// PMPD
module PMPD(
    input wire clk,
    input wire rst_n,
    input wire sclk,
    input wire mosi,
    input wire ss,
    output wire miso,            
    output wire drive
);
Size: about 5,900 cells after synthesis, roughly 1,900 flip-flops, roughly 7 I/O pins, about 0.082 sq mm of cells after synthesis.
export LEC_CHECK = 0
export CAP_MARGIN = 20
export CORE_MARGIN = 2
export CORE_UTILIZATION = 72
export CTS_CLUSTER_SIZE = 47
export GPL_ROUTABILITY_DRIVEN = 1
export PLACE_DENSITY_LB_ADDON = 0.0
export SETUP_SLACK_MARGIN = 1.56
export SLEW_MARGIN = 20
create_clock -name core_clock -period 5.33 [get_ports {clk}]
run.sh (not shown) runs the stock make flow with config.mk's settings and CLKGATE_MAP_FILE=.
The starting point produced a layout that fails on setup timing.
==> next run, changes <==
--- a/flow/config.mk
+++ b/flow/config.mk
@@ -9,7 +9,3 @@
 export CORE_MARGIN = 2
-export CORE_UTILIZATION = 72
-export CTS_CLUSTER_SIZE = 47
-export GPL_ROUTABILITY_DRIVEN = 1
-export PLACE_DENSITY_LB_ADDON = 0.0
-export SETUP_SLACK_MARGIN = 1.56
+export CORE_UTILIZATION = 40
 export SLEW_MARGIN = 20
==> flow/constraint.sdc (replaced) <==
create_clock -name core_clock -period 8.01 [get_ports {clk}]
set_input_delay 1.6020 -clock core_clock [delete_from_list [all_inputs] [get_ports {clk}]]
set_output_delay 1.6020 -clock core_clock [all_outputs]
set_load 0.01 [all_outputs]
After rerunning: With this change the flow passed the timing, design-rule and antenna checks; utilization goes down by 39 points; final cell count is higher by 11%; non-clock buffer count falls by 318; worst hold slack is better by 0.14 ns; cell area is lower by 2.4%; setup slack improves by 1.8 ns.

---

Starting RTL as in the previous note.
Settings: LEC_CHECK=0, CAP_MARGIN=20, CORE_MARGIN=2, CORE_UTILIZATION=72, CTS_CLUSTER_SIZE=47, GPL_ROUTABILITY_DRIVEN=1, PLACE_DENSITY=0.35, SETUP_SLACK_MARGIN=-0.53, SLEW_MARGIN=20; clock period 5.33 ns.
The starting point completed and failed the layout checks on negative setup slack.
Change:
--- a/flow/config.mk
+++ b/flow/config.mk
@@ -9,7 +9,3 @@
 export CORE_MARGIN = 2
-export CORE_UTILIZATION = 72
-export CTS_CLUSTER_SIZE = 47
-export GPL_ROUTABILITY_DRIVEN = 1
-export PLACE_DENSITY = 0.35
-export SETUP_SLACK_MARGIN = -0.53
+export CORE_UTILIZATION = 40
 export SLEW_MARGIN = 20
==> flow/constraint.sdc (replaced) <==
create_clock -name core_clock -period 10.0 [get_ports {clk}]
set_input_delay 2.0000 -clock core_clock [delete_from_list [all_inputs] [get_ports {clk}]]
set_output_delay 2.0000 -clock core_clock [all_outputs]
set_load 0.01 [all_outputs]
Effect: This time the run produced a clean layout. Register-to-register slack gets better by 3.3 ns. Synthesized area stays the same. Core utilization shrinks by 38 points. Worst setup slack gets better by 3.3 ns.
Change:
--- a/flow/config.mk
+++ b/flow/config.mk
@@ -8,4 +8,6 @@
 export CAP_MARGIN = 20
+export CORE_ASPECT_RATIO = 0.8
 export CORE_MARGIN = 2
 export CORE_UTILIZATION = 40
-export SLEW_MARGIN = 20
+export SLEW_MARGIN = 35
+export TNS_END_PERCENT = 25
Cell area barely changes.
Sequential share of layout area falls by 0.13 points.
Clock skew rises by 0.017 ns.
Flip-flop count is unchanged.
Register-to-register slack is better by 0.29 ns.
Power falls by 0.61%.
Die size stays flat.
Worst setup slack is better by 0.29 ns.
Wire length rises by 2.5%.
Fmax rises by 3.9%.

---

Starting RTL as in the previous note.
Design PMPD, start of the top module:
module PMPD(
    input wire clk,
    input wire rst_n,
    input wire sclk,
    input wire mosi,
    input wire ss,
    output wire miso,            
    output wire drive
);
    wire [63:0] state_buffer;
    wire pm;
    wire [15:0] rate_inst;
    wire [15:0] rate_avg;
    wire [7:0] bpm_short_avg;
    wire [7:0] bpm_long_avg;
    wire [5:0] rr_short_avg;
    wire [5:0] rr_long_avg;
    wire pedal_flag;
    wire expression_flag;
    wire bpm_flag;
    wire rr_flag;
    spi_8byte spi (
        .clk(clk),
        .rst_n(rst_n),
        .sclk(sclk),
        .mosi(mosi),
        .ss(ss), 
        .miso(miso), 
        .pm(pm),
        .rate_inst(rate_inst),
        .rate_avg(rate_avg),
        .bpm_short_avg(bpm_short_avg),
        .bpm_long_avg(bpm_long_avg),
        .rr_short_avg(rr_short_avg),
        .rr_long_avg(rr_long_avg),
        .pedal_flag(pedal_flag),
        .expression_flag(expression_flag),
        .bpm_flag(bpm_flag),
        .rr_flag(rr_flag),
        .rx_data(state_buffer)
    );
    wire tick_1hz;
    wire tick_10hz;
    multi_clock_divider prescaler(
        .clk(clk),
        .rst_n(rst_n),
        .tick_1hz(tick_1hz),
        .tick_10hz(tick_10hz)
    );
    check_pedal check_pedal(
        .clk(clk),
        .rst_n(rst_n),
        .tick_10hz(tick_10hz),
        .pedal_buffer(state_buffer[31:24]),
        .pedal_flag(pedal_flag),
  ...
==> flow/config.mk <==
export PLATFORM = sky130hd
export DESIGN_NAME = PMPD
export DESIGN_NICKNAME = PMPD
export VERILOG_FILES = /design/flow/design.v
export SDC_FILE = /design/flow/constraint.sdc
export NUM_CORES = 4
export LEC_CHECK = 0
export ABC_AREA = 1
export CAP_MARGIN = 20
export CORE_MARGIN = 2
export CORE_UTILIZATION = 40
export CTS_CLUSTER_DIAMETER = 291
export SLEW_MARGIN = 20
==> flow/constraint.sdc <==
create_clock -name core_clock -period 10.0 [get_ports {clk}]
set_input_delay 2.0000 -clock core_clock [delete_from_list [all_inputs] [get_ports {clk}]]
set_output_delay 2.0000 -clock core_clock [all_outputs]
set_load 0.01 [all_outputs]
Next try:
Settings changed: ABC_AREA 1 to default, CTS_CLUSTER_DIAMETER 291 to default.
Clock period 10.0 ns to 5.44 ns, I/O delays scaled along.
Result: Now the flow finished with negative setup slack left. Critical path depth shrinks by 1. Flip-flop count is unchanged. Core utilization rises by 2.1 points. Routed wire length drops by about 13%. Clock power goes up by 82%. Final cell count came out lower by about 23%. Die area shrinks by 0.49%.
Next try:
Settings changed: CORE_UTILIZATION 40 to 21.
Clock period 5.44 ns to 15.2 ns, I/O delays scaled along.
What happened: The changed run ran to the end with no violations. First-iteration DRC count decreases by 3.9%. Register-to-register slack is better by 8200 ps. Final area goes down by 1.2%. Via count came out lower by 2.0%. Worst setup slack gains 8200 ps. Global-route usage decreases by 5.9 points. Total power went down by 65%. Wire length rises by 0.86%. Non-clock buffer count shrinks by 343. Critical path depth goes down by 3.
Next try:
Settings changed: ABC_AREA from default to 1, CORE_UTILIZATION 21 to 59, CTS_CLUSTER_SIZE from default to 98.
Clock period 15.2 ns to 6.31 ns, I/O delays scaled along.
With this change the flow produced a layout that fails on negative setup slack.
Worst setup slack got worse by 7500 ps.
Fmax went up by 21%.
Clock-buffer cell count is unchanged.
Routed wire length went up by 12%.
Power went up by 140%.
Critical path depth went up by 4.
Via count went up by 29%.
Sequential power went up by 140%.
Next try:
Settings changed: ABC_AREA 1 to default, CORE_UTILIZATION 59 to 67, CTS_CLUSTER_SIZE 98 to 25.
Clock period 6.31 ns to 4.45 ns, I/O delays scaled along.
The changed run ran to the end with violations: negative setup slack.
Sequential share of layout area is lower by 1.4 points.
Cell area climbs by 2.7%.
Die size shrinks by 12%.
Core utilization climbs by 12 points.
Combinational power rises by 40%.
Worst setup slack loses 1600 ps.
Clock-buffer cell count shrinks by 4.
Power went up by 38%.
Via count shrinks by 20%.
Routed wire length shrinks by 7.7%.
Sequential power is higher by 41%.
No activity file was given, so power comes from the tool's default toggle rates.
